job 4508:
## alu
module alu(
    input clk,
    input rst,
    input [31:0] op_a,         
    input [31:0] op_b,         
    input [2:0] op_code,       
    input mode_fp,             
    input round_mode,          
    input start,               
    output reg [31:0] result,  
    output reg valid_out,      
    output reg [4:0] flags     
);
clock: 12.2 ns
lec_check: 0
abc_area: 0
cap_margin: 20
core_aspect_ratio: 1.13
core_margin: 2
core_utilization: 54
cts_cluster_diameter: 58
cts_cluster_size: 43
gpl_routability_driven: 1
gpl_timing_driven: 1
max_routing_layer: met5
place_density_lb_addon: 0.01
slew_margin: 0
run.sh (not shown) runs the stock make flow with config.mk's settings and CLKGATE_MAP_FILE=.
Job 4508 finished all stages; layout check result: FAIL, due to negative setup slack.
[inputs] job 5284 vs job 4508
Settings: ABC_AREA: 0 -> unset; MAX_ROUTING_LAYER: met5 -> unset; CORE_ASPECT_RATIO: 1.13 -> unset; CTS_CLUSTER_SIZE: 43 -> unset; GPL_ROUTABILITY_DRIVEN: 1 -> unset; PLACE_DENSITY_LB_ADDON: 0.01 -> unset; CORE_UTILIZATION: 54 -> 35; CTS_CLUSTER_DIAMETER: 58 -> unset; GPL_TIMING_DRIVEN: 1 -> unset; SLEW_MARGIN: 0 -> 20; the clock period (ns, I/O delays scaled along): 12.2 -> 15.2.
Findings:
Yosys stat chip area: job 5284 vs job 4508 — no meaningful difference
Compared with job 4508, job 5284 shows a higher number of placement rows.
On utilization: job 5284 sits below job 4508.
Job 5284 went all the way through the flow, and no timing, DRC or antenna check failed.
Against job 4508, job 5284 comes in about 23% lower on overall power.
Job 5284 vs job 4508: via count of the first global-routing pass down by a few percent
Modified inputs, job 670 compared to job 5284
Settings: CORE_MARGIN changed from 2 to 4; MIN_ROUTING_LAYER newly set to met1; CORE_ASPECT_RATIO newly set to 1.21; PLACE_DENSITY_LB_ADDON newly set to 0.27; the clock period (ns, I/O delays scaled along) changed from 15.2 to 18.8.
### Flow results
Reported for job 670 and job 5284, post-detailed-route count of antenna-violating nets turned out identical to the last digit. Re sequential share of cell area: job 670 and job 5284 aren't equal, and the lower value belongs to job 5284. Internal portion of total power, job 670 and job 5284, lower one = job 670. Job 670 ended up with or4_1 as its cell with the biggest individual delay on the critical path; job 5284 ended up with or4b_4. Of job 670 and job 5284, the run reporting the higher peak fanout along the critical path was job 670. In the metrics for job 670 and job 5284, the one carrying the lower TritonCTS buffer count is job 5284. Job 5284 consumes more power than job 670. The lower final critical-path required period came out of job 5284.

alu again, from the RTL that the note above started with.
==> flow/config.mk <==
export PLATFORM = sky130hd
export DESIGN_NAME = alu
export DESIGN_NICKNAME = alu
export VERILOG_FILES = /design/flow/design.v
export SDC_FILE = /design/flow/constraint.sdc
export NUM_CORES = 4
export LEC_CHECK = 0
export ABC_AREA = 0
export CAP_MARGIN = 20
export CORE_ASPECT_RATIO = 1.13
export CORE_MARGIN = 3
export CORE_UTILIZATION = 70
export CTS_CLUSTER_DIAMETER = 356
export CTS_CLUSTER_SIZE = 45
export GPL_ROUTABILITY_DRIVEN = 1
export GPL_TIMING_DRIVEN = 1
export MAX_ROUTING_LAYER = met4
export PLACE_DENSITY_LB_ADDON = 0.02
export SETUP_SLACK_MARGIN = 3.22
export SLEW_MARGIN = 20
==> flow/constraint.sdc <==
create_clock -name core_clock -period 12.2 [get_ports {clk}]
set_input_delay 2.4400 -clock core_clock [delete_from_list [all_inputs] [get_ports {clk}]]
set_output_delay 2.4400 -clock core_clock [all_outputs]
set_load 0.01 [all_outputs]
The baseline aborted during global routing.
Then changed:
ABC_AREA = default   (was 0)
CORE_ASPECT_RATIO = default   (was 1.13)
CORE_MARGIN = 2   (was 3)
CORE_UTILIZATION = 30   (was 70)
CTS_CLUSTER_DIAMETER = default   (was 356)
CTS_CLUSTER_SIZE = default   (was 45)
GPL_ROUTABILITY_DRIVEN = default   (was 1)
GPL_TIMING_DRIVEN = default   (was 1)
MAX_ROUTING_LAYER = default   (was met4)
PLACE_DENSITY_LB_ADDON = default   (was 0.02)
SETUP_SLACK_MARGIN = default   (was 3.22)
clock period = 14.7 ns   (was 12.2 ns; I/O delays follow)
Effect:
- The new run went through all stages and came out clean
- area after synthesis stays the same
- die area climbs by 130%
- synthesized cell count does not change

alu again, from the RTL that the note above started with.
clock: 9.93 ns
lec_check: 0
abc_area: 1
cap_margin: 10
core_margin: 2
core_utilization: 72
cts_cluster_diameter: 132
cts_cluster_size: 86
hold_slack_margin: 0.29
place_density_lb_addon: 0.08
setup_slack_margin: 2.91
slew_margin: 0
The first run died in global routing (GRT-0116).
==> next run, changes <==
Settings changed: ABC_AREA 1 to not set, CAP_MARGIN 10 to 20, CORE_UTILIZATION 72 to 13, CTS_CLUSTER_DIAMETER 132 to not set, CTS_CLUSTER_SIZE 86 to not set, HOLD_SLACK_MARGIN 0.29 to not set, PLACE_DENSITY_LB_ADDON 0.08 to not set, SETUP_SLACK_MARGIN 2.91 to not set, SLEW_MARGIN 0 to 20.
Clock period 9.93 ns to 19.7 ns, I/O delays scaled along.
=>
- Now the flow went through all stages and came out clean
- synthesized area increases by 3.6%
- die size went up to 5.6 times its value
- synthesized cell count falls by 6.4%
==> next run, changes <==
Settings changed: CORE_UTILIZATION 13 to 35, SETUP_SLACK_MARGIN set to -1.17.
Clock period 19.7 ns to 14.7 ns, I/O delays scaled along.
- Now the flow finished but fails on negative setup slack
- sequential power climbs by about 33%
- first-iteration DRC count drops by 8.1%
- die size drops by 63%
- maximum frequency climbs by 19%
- register-to-register slack is worse by 2.1 ns
- worst hold slack stays flat

== P ==
Starting RTL as in the previous note.
Settings: LEC_CHECK=0, CAP_MARGIN=20, CORE_MARGIN=2, CORE_UTILIZATION=65, MAX_ROUTING_LAYER=met4, SLEW_MARGIN=20; clock period 11.9 ns.
The flow completed for P, but it is not clean: the layout still shows negative setup slack.
### P -> Q
- CORE_UTILIZATION now 35, was 65
- MAX_ROUTING_LAYER no longer set, was met4
- the clock period (ns, I/O delays scaled along) now 14.7, was 11.9
[summary]
- Diff P..Q | sequential cell count | unchanged
- Q vs. P: die area went up by about 80%.
- In Q, the internal power summed over all cells came out 21% below the value in P.
- Taking P as the reference, in Q share of the cycle needed by the critical path after routing decreased 21 points; utilization after layout decreased 37 points; setup TNS after final layout increased 84600 ps; number of cell rows increased 36%.
- Q: all stages complete, timing, DRC and antenna checks passed
Relative to Q, the following input files were edited for R:
- setting CTS_CLUSTER_SIZE to 97 for the first time
- changing CORE_UTILIZATION from 35 to 51
- changing the clock period (ns, I/O delays scaled along) from 14.7 to 12.2
--- outcome ---
- R finished all stages; layout check result: FAIL, due to negative setup slack.
- Fraction of met3 tracks used by global routing in R is 5.6 points higher than in Q
- Initial antenna violation count sits lower in R than in Q.
- Total met3 wirelength after detailed routing delta for R relative to Q: about 13% higher
- Global-route usage, R and Q, lower one = Q.
- On actual transition at the worst max-transition pin: R sits below Q.
- Achievable clock frequency (lower): Q
No activity file was given, so power comes from the tool's default toggle rates.
